// accel_display
module accel_display(
	input 		          		clk,         
	input 		          		reset_n,
	input 		     [1:0]		SW,
	input 		          		data_update,
	input 		     [15:0]		data_x,
	input 		     [15:0]		data_y,
	output		     [7:0]		HEX0,
	output		     [7:0]		HEX1,
	output		     [7:0]		HEX2,
	output		     [7:0]		HEX3,
	output		reg  [3:0]		VGA_B,
	output		reg  [3:0]		VGA_G,
	output		reg          	VGA_HS,
	output		reg  [3:0]		VGA_R,
	output		reg          	VGA_VS
);
clock: 10.6 ns
lec_check: 0
abc_area: 1
cap_margin: 5
core_margin: 2
core_utilization: 72
cts_cluster_diameter: 227
cts_cluster_size: 15
place_density_lb_addon: 0.01
setup_slack_margin: 3.15
slew_margin: 20
run.sh (not shown) runs the stock make flow with config.mk's settings and CLKGATE_MAP_FILE=.
The starting point ended with an error in 5_1_grt, error GRT-0232.
Next try:
==> flow/config.mk (replaced) <==
export PLATFORM = sky130hd
export DESIGN_NAME = accel_display
export DESIGN_NICKNAME = accel_display
export VERILOG_FILES = /design/flow/design.v
export SDC_FILE = /design/flow/constraint.sdc
export NUM_CORES = 4
export LEC_CHECK = 0
export CAP_MARGIN = 20
export CORE_MARGIN = 2
export CORE_UTILIZATION = 62
export PLACE_DENSITY = 0.6
export SLEW_MARGIN = 20
==> flow/constraint.sdc (replaced) <==
create_clock -name core_clock -period 8.34 [get_ports {clk}]
set_input_delay 1.6680 -clock core_clock [delete_from_list [all_inputs] [get_ports {clk}]]
set_output_delay 1.6680 -clock core_clock [all_outputs]
set_load 0.01 [all_outputs]
After rerunning: The new run finished but failed the layout checks on negative setup slack. Area after synthesis is lower by 0.90%. Die area is higher by 15%. Synthesized cell count is lower by 20%.
Next try:
--- a/flow/config.mk
+++ b/flow/config.mk
@@ -8,5 +8,5 @@
 export CAP_MARGIN = 20
 export CORE_MARGIN = 2
-export CORE_UTILIZATION = 62
-export PLACE_DENSITY = 0.6
+export CORE_UTILIZATION = 60
+export SETUP_SLACK_MARGIN = 3.42
 export SLEW_MARGIN = 20
==> flow/constraint.sdc (replaced) <==
create_clock -name core_clock -period 11.8 [get_ports {clk}]
set_input_delay 2.3600 -clock core_clock [delete_from_list [all_inputs] [get_ports {clk}]]
set_output_delay 2.3600 -clock core_clock [all_outputs]
set_load 0.01 [all_outputs]
Effect:
- The changed run completed with no timing, DRC or antenna violations
- total power decreases by 32%
- worst setup slack improves by 3100 ps
- sequential power decreases by 29%
- first-iteration DRC count increases by 0.91%
Next try:
--- a/flow/config.mk
+++ b/flow/config.mk
@@ -8,5 +8,6 @@
 export CAP_MARGIN = 20
 export CORE_MARGIN = 2
-export CORE_UTILIZATION = 60
-export SETUP_SLACK_MARGIN = 3.42
+export CORE_UTILIZATION = 68
+export CTS_CLUSTER_SIZE = 41
+export SETUP_SLACK_MARGIN = -1.25
 export SLEW_MARGIN = 20
==> flow/constraint.sdc (replaced) <==
create_clock -name core_clock -period 13.2 [get_ports {clk}]
set_input_delay 2.6400 -clock core_clock [delete_from_list [all_inputs] [get_ports {clk}]]
set_output_delay 2.6400 -clock core_clock [all_outputs]
set_load 0.01 [all_outputs]
=>
- This time the run finished with negative setup slack left
- final area went down by a little under a tenth
- area after synthesis is unchanged
- wire length went down by roughly a tenth
- die size shrinks by roughly a tenth
- sequential power came out lower by roughly a tenth
- setup slack gets worse by 1000 ps
- clock power fell by a little under a tenth
- via count is lower by a few percent

* * *

== job 243 ==
Starting RTL as in the previous note.
Settings: LEC_CHECK=0, ABC_AREA=1, CAP_MARGIN=20, CELL_PAD_IN_SITES_GLOBAL_PLACEMENT=2, CORE_MARGIN=2, CORE_UTILIZATION=69, CTS_CLUSTER_DIAMETER=59, GPL_ROUTABILITY_DRIVEN=0, GPL_TIMING_DRIVEN=0, HOLD_SLACK_MARGIN=0.25, MAX_ROUTING_LAYER=met4, PLACE_DENSITY=0.6, SETUP_SLACK_MARGIN=0.77, SLEW_MARGIN=20; clock period 26.9 ns.
Job 243 did not make it past global placement without I/O, where a tool error ended it.
Input changes introduced in job 2205 (baseline for comparison: job 243):
Settings: clearing MAX_ROUTING_LAYER, which used to be met4; clearing ABC_AREA, which used to be 1; clearing HOLD_SLACK_MARGIN, which used to be 0.25; clearing SETUP_SLACK_MARGIN, which used to be 0.77; clearing CELL_PAD_IN_SITES_GLOBAL_PLACEMENT, which used to be 2; clearing CTS_CLUSTER_DIAMETER, which used to be 59; clearing GPL_TIMING_DRIVEN, which used to be 0; clearing GPL_ROUTABILITY_DRIVEN, which used to be 0; swapping 69 for 54 in CORE_UTILIZATION; swapping 26.9 for 16.2 in the clock period (ns, I/O delays scaled along).
==> comparison <==
- Job 2205 completed end to end with timing, DRC and antenna clean.
- From job 243 to job 2205 the numbers moved as follows: core footprint up 26%, area after synthesis down 320 sq um, summed standard-cell area reported by yosys down about 0.9%.
- Compound-gate portion of the synthesized area (lower): job 2205
- NOTE: average footprint of a synthesized cell in job 2205 exceeds that of job 243
- On die area: job 2205 sits above job 243.
[inputs] job 9952 vs job 2205
Settings: CORE_UTILIZATION now 40, was 54.
Results
Compared with job 2205, in job 9952 cell count after placement went up by about 7%, internal power barely changed, peak per-stage delay on the critical path barely changed, via count shows a reduction of about 2.3%. In the tables for job 2205 and job 9952, final critical delay including setup and external delays reads higher with job 9952. Looking at routed wire length, job 9952 sits below job 2205. Between job 9952 and job 2205, it is job 9952 whose register-to-register slack is lower, by 0.10 ns. Job 9952 vs job 2205, height of the die went up by 16%. Relative to job 2205, synthesis-to-finish area growth has increased by 0.94 points in job 9952.
What job 3975 does differently from job 9952 at the input level:
Settings: CTS_CLUSTER_SIZE now 41, previously not set; PLACE_DENSITY no longer set, was 0.6; CORE_UTILIZATION now 68, was 40; SETUP_SLACK_MARGIN now 3.8, previously not set; the clock period (ns, I/O delays scaled along) now 13.2, was 16.2.
[summary]
Job 3975 finished all stages; the layout is clean.
Between job 3975 and job 9952, it is job 3975 whose area growth from synthesis to layout is higher, by 10 points.
When job 3975 is measured against job 9952, its combinational cell fraction of total power turns out 2.1 points higher.
Wire length (higher): job 3975
#### Input delta (job 6259 over job 3975)
Settings: PLACE_DENSITY now 0.6, previously not set; CTS_CLUSTER_SIZE no longer set, was 41; SETUP_SLACK_MARGIN no longer set, was 3.8; ABC_AREA now 1, previously not set; CORE_UTILIZATION now 70, was 68; the clock period (ns, I/O delays scaled along) now 10.1, was 13.2.
From the logs: job 6259 reached the end of the flow and failed the layout checks with negative setup slack.
The higher global-route wire length before repair came out of job 6259.
Comparing job 6259 and job 3975, the lower post-synthesis cell count is on job 3975.
Job 6259 ended with more number of non-clock buffers in the layout than job 3975.
Sort job 6259 and job 3975 by post-route standard cell area excluding fillers, ascending, and job 6259 comes first.
Worst-case clock skew across job 6259 and job 3975: no real change.

* * *

Setup of exp/zinc:
Starting RTL as in the previous note.
make LEC_CHECK=0 ABC_AREA=0 CAP_MARGIN=0 CELL_PAD_IN_SITES_DETAIL_PLACEMENT=2 CELL_PAD_IN_SITES_GLOBAL_PLACEMENT=2 CORE_MARGIN=2 CORE_UTILIZATION=33 CTS_CLUSTER_DIAMETER=263 GPL_ROUTABILITY_DRIVEN=1 GPL_TIMING_DRIVEN=0 HOLD_SLACK_MARGIN=-0.06 MIN_ROUTING_LAYER=met2 SETUP_SLACK_MARGIN=1.95 SLEW_MARGIN=25 TNS_END_PERCENT=15 finish   # period 20.0 ns
[inputs] exp/amber vs exp/zinc
Settings: a change of CORE_UTILIZATION from 33 to 40; a deleted CTS_CLUSTER_DIAMETER that had been 263; a deleted MIN_ROUTING_LAYER that had been met2; a deleted ABC_AREA that had been 0; a deleted SETUP_SLACK_MARGIN that had been 1.95; a deleted GPL_ROUTABILITY_DRIVEN that had been 1; a change of SLEW_MARGIN from 25 to 20; a deleted GPL_TIMING_DRIVEN that had been 0; a deleted CELL_PAD_IN_SITES_GLOBAL_PLACEMENT that had been 2; a change of CAP_MARGIN from 0 to 20; a deleted TNS_END_PERCENT that had been 15; an added PLACE_DENSITY of 0.6; a deleted CELL_PAD_IN_SITES_DETAIL_PLACEMENT that had been 2; a deleted HOLD_SLACK_MARGIN that had been -0.06.
### Flow results
Overall routed net length: exp/amber and exp/zinc compared, lower one is exp/amber. exp/amber ends up with a first-pass GRT wire length that is about 38% lower than in exp/zinc. Of the two values seen for most used routing layer, met2 was produced by exp/amber and met3 by exp/zinc. [compare] base=exp/zinc new=exp/amber: non-clock buffer count moved down; area of the chip moved down; switching part of the total moved down.

* * *

accel_display again, from the RTL that the note above started with.
export LEC_CHECK = 0
export ABC_AREA = 1
export CAP_MARGIN = 20
export CORE_MARGIN = 2
export CORE_UTILIZATION = 70
export CTS_CLUSTER_SIZE = 40
export PLACE_DENSITY_LB_ADDON = 0.09
export SETUP_SLACK_MARGIN = 2.64
export SLEW_MARGIN = 20
create_clock -name core_clock -period 9.04 [get_ports {clk}]
The first run never finished: it broke off in global routing.
Next try:
==> flow/config.mk (replaced) <==
export PLATFORM = sky130hd
export DESIGN_NAME = accel_display
export DESIGN_NICKNAME = accel_display
export VERILOG_FILES = /design/flow/design.v
export SDC_FILE = /design/flow/constraint.sdc
export NUM_CORES = 4
export LEC_CHECK = 0
export CAP_MARGIN = 20
export CORE_MARGIN = 2
export CORE_UTILIZATION = 35
export PLACE_DENSITY = 0.6
export SLEW_MARGIN = 20
==> flow/constraint.sdc (replaced) <==
create_clock -name core_clock -period 24.7 [get_ports {clk}]
set_input_delay 4.9400 -clock core_clock [delete_from_list [all_inputs] [get_ports {clk}]]
set_output_delay 4.9400 -clock core_clock [all_outputs]
set_load 0.01 [all_outputs]
Outcome: The new run finished clean; synthesized area goes down slightly; die area goes up by well over a third; synthesized cell count goes down by about a fifth.
Next try:
--- a/flow/config.mk
+++ b/flow/config.mk
@@ -6,7 +6,9 @@
 export NUM_CORES = 4
 export LEC_CHECK = 0
+export ABC_AREA = 1
 export CAP_MARGIN = 20
 export CORE_MARGIN = 2
-export CORE_UTILIZATION = 35
+export CORE_UTILIZATION = 61
+export CTS_CLUSTER_DIAMETER = 238
 export PLACE_DENSITY = 0.6
 export SLEW_MARGIN = 20
==> flow/constraint.sdc (replaced) <==
create_clock -name core_clock -period 12.4 [get_ports {clk}]
set_input_delay 2.4800 -clock core_clock [delete_from_list [all_inputs] [get_ports {clk}]]
set_output_delay 2.4800 -clock core_clock [all_outputs]
set_load 0.01 [all_outputs]
Synthesized area grows by about 0.9%; design area drops by 1.8%; hold slack barely changes; sequential power rises by about 120%; via count grows by about 17%; global-route usage went up by 12 points; die size came out lower by about 40%; cell count came out higher by 6.5%; routed wire length goes up by 7.6%.
Next try:
--- a/flow/config.mk
+++ b/flow/config.mk
@@ -6,9 +6,7 @@
 export NUM_CORES = 4
 export LEC_CHECK = 0
-export ABC_AREA = 1
 export CAP_MARGIN = 20
 export CORE_MARGIN = 2
-export CORE_UTILIZATION = 61
-export CTS_CLUSTER_DIAMETER = 238
+export CORE_UTILIZATION = 64
 export PLACE_DENSITY = 0.6
 export SLEW_MARGIN = 20
=>
- The changed run finished clean
- die area goes down by a few percent
- design area goes up slightly
- sequential power goes down by a little under a tenth
- utilization goes up by 4.4 points
- count of clock-buffer cells in the layout goes up by 8
- combinational power goes down by well over a third
- clock skew goes down by 0.0077 ns
- power goes down by well over a third
Power is estimated from default activity; no workload was simulated.
